== v50 ==
==> flow/design.v <==
module geofence ( clk,reset,X,Y,valid,is_inside);
input clk;
input reset;
input [9:0] X;
input [9:0] Y;
output reg valid;
output is_inside;
reg [2:0]state, next_state;
parameter IDLE = 3'd0,
	  READ = 3'd1,
      SORTING = 3'd2,
	  CAL = 3'd3,
	  OUT = 3'd4,
      BUFFF = 3'd5;
reg [2:0] sort_cnt;
reg [2:0] cnt;
reg [9:0] tmp_x[0:5];
reg [9:0] tmp_y[0:5];
reg [9:0] target_x;
reg [9:0] target_y;
reg [2:0] sort_idx;
reg signed [10:0] buf1;
reg signed [10:0] buf2;
reg signed [21:0] tmp;
reg done;
wire signed [21:0]mul;
assign mul = buf1 * buf2;
reg [5:0] result;
assign is_inside = &result | &(~result);
always@(posedge clk or posedge reset)begin
    if(reset)
        state <= IDLE;
    else 
        state <= next_state;
end
always@(*)begin
    if(reset)
        next_state = IDLE;
    else begin
        case(state)
            IDLE:
                next_state = READ;
            READ:begin
                if(done == 1) next_state = SORTING;
                else next_state = READ;  
            end
            SORTING:begin
                if(sort_idx == 0) next_state = CAL;
                else next_state = SORTING;
            end
            CAL:begin
                if(sort_idx == 6) next_state = OUT;
                else next_state = CAL;
            end 
            OUT:
                next_state = BUFFF;
            BUFFF:
                next_state = READ; 
            default:    next_state = IDLE;
        endcase
    end 
end
always@(posedge clk or posedge reset)begin
    if(reset)begin
        cnt <= 0;
        done <= 0;
        sort_cnt <= 1;
        sort_idx <= 4;
        valid <= 0;
    end
    else begin
        if(next_state == READ) begin
            valid <= 0;
            case(cnt)
                0:begin
                    target_x <= X;
                    target_y <= Y;
                end
                1:begin
                    tmp_x[0] <= X;
                    tmp_y[0] <= Y;
                end
                2:begin
                    tmp_x[1] <= X;
                    tmp_y[1] <= Y;
                end
                3:begin
                    tmp_x[2] <= X;
                    tmp_y[2] <= Y;
                end
                4:begin
                    tmp_x[3] <= X;
                    tmp_y[3] <= Y;
                end
                5:begin
                    tmp_x[4] <= X;
                    tmp_y[4] <= Y;
                end
                6:begin
                    tmp_x[5] <= X;
                    tmp_y[5] <= Y;
                end
            endcase
            if(cnt < 6)
                cnt <= cnt + 1;
            else begin
                cnt <= 0;
                done <= 1;
            end
        end
        else if(next_state == SORTING)begin
            done <= 0;
            case(cnt)
                0:begin
                    buf1 <= tmp_x[sort_cnt] - tmp_x[0];         
                    cnt <= cnt + 1;
                end
                1:begin      
                    buf2 <= tmp_y[sort_cnt+1] - tmp_y[0];    
                    cnt <= cnt + 1;
                end
                2:begin
                    tmp <= mul;
                    buf2 <= tmp_y[sort_cnt] - tmp_y[0];    
                    cnt <= cnt + 1;
                end
                3:begin
                    buf1 <= tmp_x[sort_cnt+1] - tmp_x[0];
                    cnt <= cnt + 1;
                end
                4:begin
                    if(tmp > mul)begin
                        cnt <= 5;
                    end
                    else begin
                        if(sort_cnt == sort_idx) begin
                            sort_idx <= sort_idx - 1;
                            sort_cnt <= 1;
                        end
                        else 
                            sort_cnt <= sort_cnt + 1;
                        cnt <= 0;
                    end
                end
                5:begin
                    tmp_x[sort_cnt] <= tmp_x[sort_cnt+1];
                    tmp_x[sort_cnt+1] <= tmp_x[sort_cnt];
                    tmp_y[sort_cnt] <= tmp_y[sort_cnt+1];
                    tmp_y[sort_cnt+1] <= tmp_y[sort_cnt];
                    if(sort_cnt == sort_idx) begin
                        sort_idx <= sort_idx - 1;
                        sort_cnt <= 1;
                    end
                    else 
                        sort_cnt <= sort_cnt + 1;
                    cnt <= 0;
                end
            endcase
        end
        else if(next_state == CAL)begin
            case(cnt)
            0:begin
                buf1 <= tmp_x[sort_idx] - target_x;
            end
            1:begin
                if(sort_idx == 5)
                    buf2 <= tmp_y[0] - target_y;
                else
                    buf2 <= tmp_y[sort_idx+1] - target_y;
            end
            2:begin
                tmp <= mul;
                buf2 <= tmp_y[sort_idx] - target_y;
            end
            3:begin
                if(sort_idx == 5)
                    buf1 <= tmp_x[0] - target_x;
                else
                    buf1 <= tmp_x[sort_idx+1] - target_x;
             end
            4:begin
                result[sort_idx] <= (tmp > mul);
                sort_idx <= sort_idx + 1;
            end
            endcase
            if(cnt < 4)begin
                cnt <= cnt + 1;
            end
            else 
                cnt <= 0;
        end
        else if(next_state == OUT)begin
            sort_idx <= 4;
            sort_cnt <= 1;
            cnt <= 0;
            valid <= 1;
        end
    end
end
endmodule
clock: 8.0 ns
lec_check: 0
abc_area: 1
cap_margin: 20
core_margin: 2
core_utilization: 44
place_density_lb_addon: 0.07
slew_margin: 20
run.sh (not shown) runs the stock make flow with config.mk's settings and CLKGATE_MAP_FILE=.
> inputs changed (v50 -> v47)
- a deleted ABC_AREA that had been 1
- a deleted PLACE_DENSITY_LB_ADDON that had been 0.07
- a change of CORE_UTILIZATION from 44 to 32
- a change of the clock period (ns, I/O delays scaled along) from 8.0 to 7.4
### Flow results
In v47 the actual transition at the worst max-transition pin turned out 51 ps higher than in v50. In v47, the mux cell area share after synthesis came out 3.7 points above the value in v50. Of v50 and v47, the lower count of cells along the worst register-to-register path belongs to v50. NOTE final weighted congestion in routability-driven placement v50->v47 decreased by a few percent. v47 ended with less post-placement cell area than v50. Looking at overall global routing resource usage, v47 sits 9.8 points lower than v50 does. Lower number of violations reported at the end of detailed-routing iteration 0 goes to v50 over v47.
### v47 -> v43
- an added SETUP_SLACK_MARGIN of 1.76
- an added ABC_AREA of 1
- an added HOLD_SLACK_MARGIN of 0.3
- a change of CORE_UTILIZATION from 32 to 70
- a change of the clock period (ns, I/O delays scaled along) from 7.4 to 6.01
==> comparison <==
[flow] v43 | stages: complete | final checks: fail | reason: setup timing
Compared with v47, in v43 sequential share of layout area now smaller; chip area estimate from yosys synthesis now larger; worst-case clock skew now larger.
Chip footprint, v47 and v43: lower on v43
Cmp v43 vs v47: tally of clock buffers in the finished layout higher in v43
Comparing v47 and v43, actual slew at the worst max-slew pin is lower on v43.
Going from v47 to v43, the count of plain and timing-repair buffers in the layout was found to have gone up by 96.
Count of multi-input combinational gates: v43 vs v47 up about 14%
Against v47, first-iteration DRC count in v43 rose by more than a quarter.
v43 -> v47: clock buffer and inverter area fraction after layout flat
Setup changes, v43 to v59
- SETUP_SLACK_MARGIN no longer set, was 1.76
- CORE_UTILIZATION now 72, was 70
- ABC_AREA no longer set, was 1
- HOLD_SLACK_MARGIN no longer set, was 0.3
- the clock period (ns, I/O delays scaled along) now 1.2, was 6.01
## What came out
What ended v59 was a tool error in clock tree synthesis; the run never finished. Relative to v43, the yosys stat cell total measured on v59 has decreased by more than 10%. v59 reports its main kind of combinational logic by area as adder cells while v43 reports simple AND/OR/NAND/NOR gates. Relative to v43, initial core utilization increased by 2.1 points in v59. Lower area figure in the yosys stat output goes to v59 over v43. From v43 to v59 the numbers moved as follows: cell count after synthesis saw a decrease; core footprint saw a decrease.
